==> inputs of exp/xenon <==
==> flow/design.v <==
`timescale 1ns/1ps
module SIMD(clk,rst,opcode,funct3,funct7,rd_data1,rd_data2,rd_data3,w_add,immed,instrc_add,wr_add,wr_data );
input clk;   
input rst;   
input [6:0] opcode;  
input [2:0] funct3;  
input [6:0] funct7;  
input [15:0] rd_data1;   
input [15:0] rd_data2;   
input [15:0] rd_data3;   
input [4:0] w_add;   
input [11:0] immed;  
output [6:0]instrc_add;
output [4:0] wr_add;     
output [15:0] wr_data;   
wire [1:0]mode;
reg [12:0]op;
wire [3:0]scr_r;
wire scr;
wire [2:0]op_r;
wire [1:0]mac_hl;
wire [15:0]sig_ex;
wire [6:0]n_instrc_add;
wire [1:0]alu_mode;
wire [12:0]alu_op;
wire alu_scr;
wire signed[15:0]source1;
wire [15:0]data2;
wire signed[15:0]source3;
wire [15:0]exsig_data;
wire signed[15:0]source2;
wire signed[7:0]source1_8_1;
wire signed[7:0]source1_8_2;
wire signed[7:0]source2_8_1;
wire signed[7:0]source2_8_2;
wire signed[7:0]source3_8_1;
wire signed[7:0]source3_8_2;
wire signed[3:0]source1_4_1;
wire signed[3:0]source1_4_2;
wire signed[3:0]source1_4_3;
wire signed[3:0]source1_4_4;
wire signed[3:0]source2_4_1;
wire signed[3:0]source2_4_2;
wire signed[3:0]source2_4_3;
wire signed[3:0]source2_4_4;
wire signed[3:0]source3_4_1;
wire signed[3:0]source3_4_2;
wire signed[3:0]source3_4_3;
wire signed[3:0]source3_4_4;
reg [15:0]result_reg;
reg [31:0]mul_reg;
reg[91:0] pip_reg;
reg [6:0] instrc_add;  
assign scr_r=opcode[3:0];
assign op_r=opcode[6:4];
assign mac_hl=funct7[1:0];
always @(posedge clk)
    begin
        if(!rst)
            instrc_add<=0;
        else
            instrc_add<=n_instrc_add;
    end
assign mode=(funct3==3'b001)? 2'b01:
            (funct3==3'b010)? 2'b10:
            (funct3==3'b100)? 2'b11:2'b00;
assign scr=(scr_r==4'b0011)? 1:0;
always @ (opcode or funct7 or mac_hl)
    begin
        case (opcode)
            7'b0111011:begin
                            case(funct7)
                                7'b0000000: op=13'b0000_0000_0000_1;  
                                7'b0100000: op=13'b0000_0000_0001_0;  
                                7'b1000001: op=13'b0000_0000_0010_0;  
                                7'b1000010: op=13'b0000_0000_0100_0;  
                                7'b0001000: op=13'b0000_0000_1000_0;  
                                7'b0010000: op=13'b0000_0001_0000_0;  
                                7'b0011000: op=13'b0000_0010_0000_0;  
                                7'b0110000: op=13'b0000_0100_0000_0;  
                                default:op=13'b0000_0000_0000_0;  
                            endcase
                        end
             7'b1001011:begin
                            case(mac_hl)
                                2'b01:op=13'b0000_1000_0000_0;  
                                2'b10:op=13'b0001_0000_0000_0;  
                                default:op=13'b0000_0000_0000_0;  
                            endcase
                        end
             7'b0100011:op=13'b0010_0000_0000_0;  
             7'b1100011:op=13'b0100_0000_0000_0;  
             7'b1010011:op=13'b1000_0000_0000_0;  
             default:op=13'b0000_0000_0000_0;  
        endcase                                   
    end
assign sig_ex={{4{immed[10]}},immed};
assign n_instrc_add=instrc_add+3'b100;
always @(posedge clk)
    begin
        if(!rst)
            pip_reg <=0;
        else
            begin
                pip_reg[1:0]<=mode;  
                pip_reg[14:2]<=op;  
                pip_reg[15]<=scr;  
                pip_reg[31:16]<= rd_data1;  
                pip_reg[47:32]<= rd_data2;  
                pip_reg[63:48]<= rd_data3;  
                pip_reg[68:64]<= w_add;  
                pip_reg[91:76]<= sig_ex; 
            end 
    end
assign alu_mode=pip_reg[1:0];
assign alu_op=pip_reg[14:2];
assign alu_scr=pip_reg[15];
assign source1=pip_reg[31:16];
assign data2=pip_reg[47:32];
assign source3=pip_reg[63:48];
assign wr_add=pip_reg[68:64];
assign exsig_data=pip_reg[91:76];
assign source2=(alu_scr==1'b0)? data2:exsig_data;
assign source1_8_1=source1[7:0];
assign source1_8_2=source1[15:8];
assign source2_8_1=source2[7:0];
assign source2_8_2=source2[15:8];
assign source3_8_1=source3[7:0];
assign source3_8_2=source3[15:8];
assign source1_4_1=source1[3:0];
assign source1_4_2=source1[7:4];
assign source1_4_3=source1[11:8];
assign source1_4_4=source1[15:12];
assign source2_4_1=source2[3:0];
assign source2_4_2=source2[7:4];
assign source2_4_3=source2[11:8];
assign source2_4_4=source2[15:12];
assign source3_4_1=source3[3:0];
assign source3_4_2=source3[7:4];
assign source3_4_3=source3[11:8];
assign source3_4_4=source3[15:12];
always @(alu_op or alu_mode or source1 or source2 or source3 or source1_8_1 or source1_8_2 or 
         source2_8_1 or source2_8_2 or source3_8_1 or source3_8_2 or source1_4_1 or source1_4_2 or
         source1_4_3 or source1_4_4 or source2_4_1 or source2_4_2 or source2_4_3 or source2_4_4 or
         source3_4_1 or source3_4_2 or source3_4_3 or source3_4_3 or source3_4_4)
    begin
        mul_reg=0;
        result_reg=0;
        case(alu_op)
           13'b0000_0000_0000_1:begin
                                    case(alu_mode)
                                        2'b01:result_reg=source1+source2;  
                                        2'b10:result_reg={source1_8_2+source2_8_2,source1_8_1+source2_8_1};  
                                        2'b11:result_reg={source1_4_4+source2_4_4,source1_4_3+source2_4_3,source1_4_2+source2_4_2,source1_4_1+source2_4_1};  
                                        default:result_reg=0;
                                    endcase
                                end
           13'b0000_0000_0001_0:begin
                                    case(alu_mode)
                                        2'b01:result_reg=source1-source2;  
                                        2'b10:result_reg={source1_8_2-source2_8_2,source1_8_1-source2_8_1};  
                                        2'b11:result_reg={source1_4_4-source2_4_4,source1_4_3-source2_4_3,source1_4_2-source2_4_2,source1_4_1-source2_4_1};  
                                        default:result_reg=0;                       
                                    endcase
                                end
           13'b0000_0000_0010_0:begin
                                    case(alu_mode)
                                        2'b01:begin
                                                mul_reg=source1*source2;  
                                                result_reg=mul_reg[15:0];  
                                              end
                                        2'b10:begin
                                                mul_reg[15:0]=source1_8_1*source2_8_1;  
                                                mul_reg[31:16]=source1_8_2*source2_8_2;
                                                result_reg={mul_reg[23:16],mul_reg[7:0]}; 
                                              end
                                        2'b11:begin
                                                mul_reg[7:0]=source1_4_1*source2_4_1;  
                                                mul_reg[15:8]=source1_4_2*source2_4_2;
                                                mul_reg[23:16]=source1_4_3*source2_4_3;
                                                mul_reg[31:24]=source1_4_4*source2_4_4;
                                                result_reg={mul_reg[27:24],mul_reg[19:16],mul_reg[11:8],mul_reg[3:0]}; 
                                              end
                                        default:begin
                                                    result_reg=0;
                                                    mul_reg=0;
                                                end
                                    endcase
                                end
           13'b0000_0000_0100_0:begin
                                    case(alu_mode)
                                        2'b01:begin 
                                                mul_reg=source1*source2;  
                                                result_reg=mul_reg[31:16];  
                                              end
                                        2'b10:begin
                                                mul_reg[15:0]=source1_8_1*source2_8_1;  
                                                mul_reg[31:16]=source1_8_2*source2_8_2;
                                                result_reg={mul_reg[31:24],mul_reg[15:8]}; 
                                              end
                                        2'b11:begin
                                                mul_reg[7:0]=source1_4_1*source2_4_1;  
                                                mul_reg[15:8]=source1_4_2*source2_4_2;
                                                mul_reg[23:16]=source1_4_3*source2_4_3;
                                                mul_reg[31:24]=source1_4_4*source2_4_4;
                                                result_reg={mul_reg[31:28],mul_reg[23:20],mul_reg[15:12],mul_reg[7:4]}; 
                                              end
                                        default:begin
                                                    result_reg=0;
                                                    mul_reg=0;
                                                end
                                    endcase
                                end
           13'b0000_0000_1000_0:result_reg=source1&source2;  
           13'b0000_0001_0000_0:result_reg=source1|source2;  
           13'b0000_0010_0000_0:result_reg=source1^source2;  
           13'b0000_0100_0000_0:result_reg=~source1;  
           13'b0000_1000_0000_0:begin
                                    case(alu_mode)
                                        2'b01:begin
                                                mul_reg=source1*source2+{{16{1'b0}},source3};  
                                                result_reg=mul_reg[15:0];  
                                              end
                                        2'b10:begin
                                                mul_reg[15:0]=source1_8_1*source2_8_1+{{8{1'b0}},source3_8_1};  
                                                mul_reg[31:16]=source1_8_2*source2_8_2+{{8{1'b0}},source3_8_2};
                                                result_reg={mul_reg[23:16],mul_reg[7:0]}; 
                                              end
                                        2'b11:begin
                                                mul_reg[7:0]=source1_4_1*source2_4_1+{{4{1'b0}},source3_4_1};  
                                                mul_reg[15:8]=source1_4_2*source2_4_2+{{4{1'b0}},source3_4_2};
                                                mul_reg[23:16]=source1_4_3*source2_4_3+{{4{1'b0}},source3_4_3};
                                                mul_reg[31:24]=source1_4_4*source2_4_4+{{4{1'b0}},source3_4_4};
                                                result_reg={mul_reg[27:24],mul_reg[19:16],mul_reg[11:8],mul_reg[3:0]}; 
                                              end
                                        default:begin
                                                    result_reg=0;
                                                    mul_reg=0;
                                                end
                                    endcase
                                end
           13'b0001_0000_0000_0:begin
                                    case(alu_mode)
                                        2'b01:begin
                                                mul_reg=source1*source2+{{16{1'b0}},source3};  
                                                result_reg=mul_reg[31:16];  
                                              end
                                        2'b10:begin
                                                mul_reg[15:0]=source1_8_1*source2_8_1+{{8{1'b0}},source3_8_1};  
                                                mul_reg[31:16]=source1_8_2*source2_8_2+{{8{1'b0}},source3_8_2};
                                                result_reg={mul_reg[31:24],mul_reg[15:8]}; 
                                              end
                                        2'b11:begin
                                                mul_reg[7:0]=source1_4_1*source2_4_1+{{4{1'b0}},source3_4_1};  
                                                mul_reg[15:8]=source1_4_2*source2_4_2+{{4{1'b0}},source3_4_2};
                                                mul_reg[23:16]=source1_4_3*source2_4_3+{{4{1'b0}},source3_4_3};
                                                mul_reg[31:24]=source1_4_4*source2_4_4+{{4{1'b0}},source3_4_4};
                                                result_reg={mul_reg[31:28],mul_reg[23:20],mul_reg[15:12],mul_reg[7:4]}; 
                                              end
                                        default:begin
                                                    result_reg=0;
                                                    mul_reg=0;
                                                end                                    
                                    endcase
                                end
           13'b0010_0000_0000_0:result_reg=(source1<<source2);  
           13'b0100_0000_0000_0:result_reg=(source1>>source2);  
           13'b1000_0000_0000_0:result_reg=(source1<<<source2);  
           default:result_reg=0;
        endcase
    end
assign wr_data=result_reg;
endmodule
==> flow/run.sh <==
#!/bin/bash
# the make line also repeats each setting of config.mk as NAME=value (left out here)
make -C /OpenROAD-flow-scripts/flow DESIGN_CONFIG=/design/flow/config.mk WORK_HOME=/design/flow/orfs CLKGATE_MAP_FILE= finish
==> flow/config.mk <==
export PLATFORM = sky130hd
export DESIGN_NAME = SIMD
export DESIGN_NICKNAME = SIMD
export VERILOG_FILES = /design/flow/design.v
export SDC_FILE = /design/flow/constraint.sdc
export NUM_CORES = 4
export LEC_CHECK = 0
export ABC_AREA = 1
export CAP_MARGIN = 0
export CORE_ASPECT_RATIO = 1.12
export CORE_MARGIN = 2
export CORE_UTILIZATION = 69
export CTS_CLUSTER_DIAMETER = 361
export CTS_CLUSTER_SIZE = 98
export PLACE_DENSITY = 0.43
export SETUP_SLACK_MARGIN = 1.81
export SLEW_MARGIN = 20
export TNS_END_PERCENT = 5
==> flow/constraint.sdc <==
create_clock -name core_clock -period 6.19 [get_ports {clk}]
set_input_delay 1.2380 -clock core_clock [delete_from_list [all_inputs] [get_ports {clk}]]
set_output_delay 1.2380 -clock core_clock [all_outputs]
set_load 0.01 [all_outputs]
==> exp/umber (differences from exp/xenon) <==
==> flow/config.mk (replaced) <==
export PLATFORM = sky130hd
export DESIGN_NAME = SIMD
export DESIGN_NICKNAME = SIMD
export VERILOG_FILES = /design/flow/design.v
export SDC_FILE = /design/flow/constraint.sdc
export NUM_CORES = 4
export LEC_CHECK = 0
export CAP_MARGIN = 20
export CORE_MARGIN = 2
export CORE_UTILIZATION = 57
export CTS_CLUSTER_SIZE = 53
export SETUP_SLACK_MARGIN = 1.45
export SLEW_MARGIN = 20
export TNS_END_PERCENT = 5
==> flow/constraint.sdc (replaced) <==
create_clock -name core_clock -period 5.68 [get_ports {clk}]
set_input_delay 1.1360 -clock core_clock [delete_from_list [all_inputs] [get_ports {clk}]]
set_output_delay 1.1360 -clock core_clock [all_outputs]
set_load 0.01 [all_outputs]
==> exp/fjord (differences from exp/xenon) <==
==> flow/config.mk (replaced) <==
export PLATFORM = sky130hd
export DESIGN_NAME = SIMD
export DESIGN_NICKNAME = SIMD
export VERILOG_FILES = /design/flow/design.v
export SDC_FILE = /design/flow/constraint.sdc
export NUM_CORES = 4
export LEC_CHECK = 0
export CAP_MARGIN = 20
export CORE_MARGIN = 2
export CORE_UTILIZATION = 44
export SETUP_SLACK_MARGIN = 1.45
export SLEW_MARGIN = 20
==> flow/constraint.sdc (replaced) <==
create_clock -name core_clock -period 5.68 [get_ports {clk}]
set_input_delay 1.1360 -clock core_clock [delete_from_list [all_inputs] [get_ports {clk}]]
set_output_delay 1.1360 -clock core_clock [all_outputs]
set_load 0.01 [all_outputs]
==> results <==
Outcome: exp/umber finished with violations; exp/xenon stopped before the end; exp/fjord finished with violations
Stage where the flow stopped: exp/umber -; exp/xenon global routing; exp/fjord -
Reasons for failing layout checks: exp/umber negative setup slack; exp/xenon -; exp/fjord negative setup slack
Floorplan die height: exp/umber 245 um; exp/xenon 241 um; exp/fjord 278 um
NumNets Final: exp/umber 5972; exp/xenon -; exp/fjord 5970
Reg-to-reg slack, setup: exp/umber 4590 ps; exp/xenon -; exp/fjord 4610 ps
Worst path max stage delay: exp/umber 660 ps; exp/xenon -; exp/fjord 550 ps
Peak fanout along the critical path: exp/umber 9; exp/xenon -; exp/fjord 6
Synth mux share: exp/umber 1.65%; exp/xenon 0%; exp/fjord 1.65%
Count of plain and timing-repair buffers in the layout: exp/umber 1116; exp/xenon -; exp/fjord 1113
Flop Count: exp/umber 86; exp/xenon -; exp/fjord 86
Areal power density over the cells: exp/umber 206 nW/um^2; exp/xenon -; exp/fjord 213 nW/um^2
Peak supply drop: exp/umber 0.000468 V; exp/xenon -; exp/fjord 0.000289 V
Post-synthesis cell type count: exp/umber 81; exp/xenon 57; exp/fjord 81
Depth of the most critical reg-to-reg path: exp/umber 4; exp/xenon -; exp/fjord 4
Static Leak: exp/umber 0.0229 uW; exp/xenon -; exp/fjord 0.0231 uW
Critical Path End: exp/umber wr_data[12]; exp/xenon -; exp/fjord wr_data[13]
Proportion of power drawn by flip-flops and latches: exp/umber 7.5%; exp/xenon -; exp/fjord 7.0%
# Post-CTS Setup Buffers: exp/umber 16; exp/xenon 25; exp/fjord 36
Floorplan Core Area: exp/umber 57600 sq um; exp/xenon 50100 sq um; exp/fjord 74400 sq um
Diodes inserted: exp/umber 4; exp/xenon -; exp/fjord 2
Buffers plus inverters on the worst setup path: exp/umber 9; exp/xenon -; exp/fjord 10
Area overhead of the layout relative to synthesis: exp/umber 31.5%; exp/xenon -; exp/fjord 35.1%
Power and IR drop assume default switching activity.
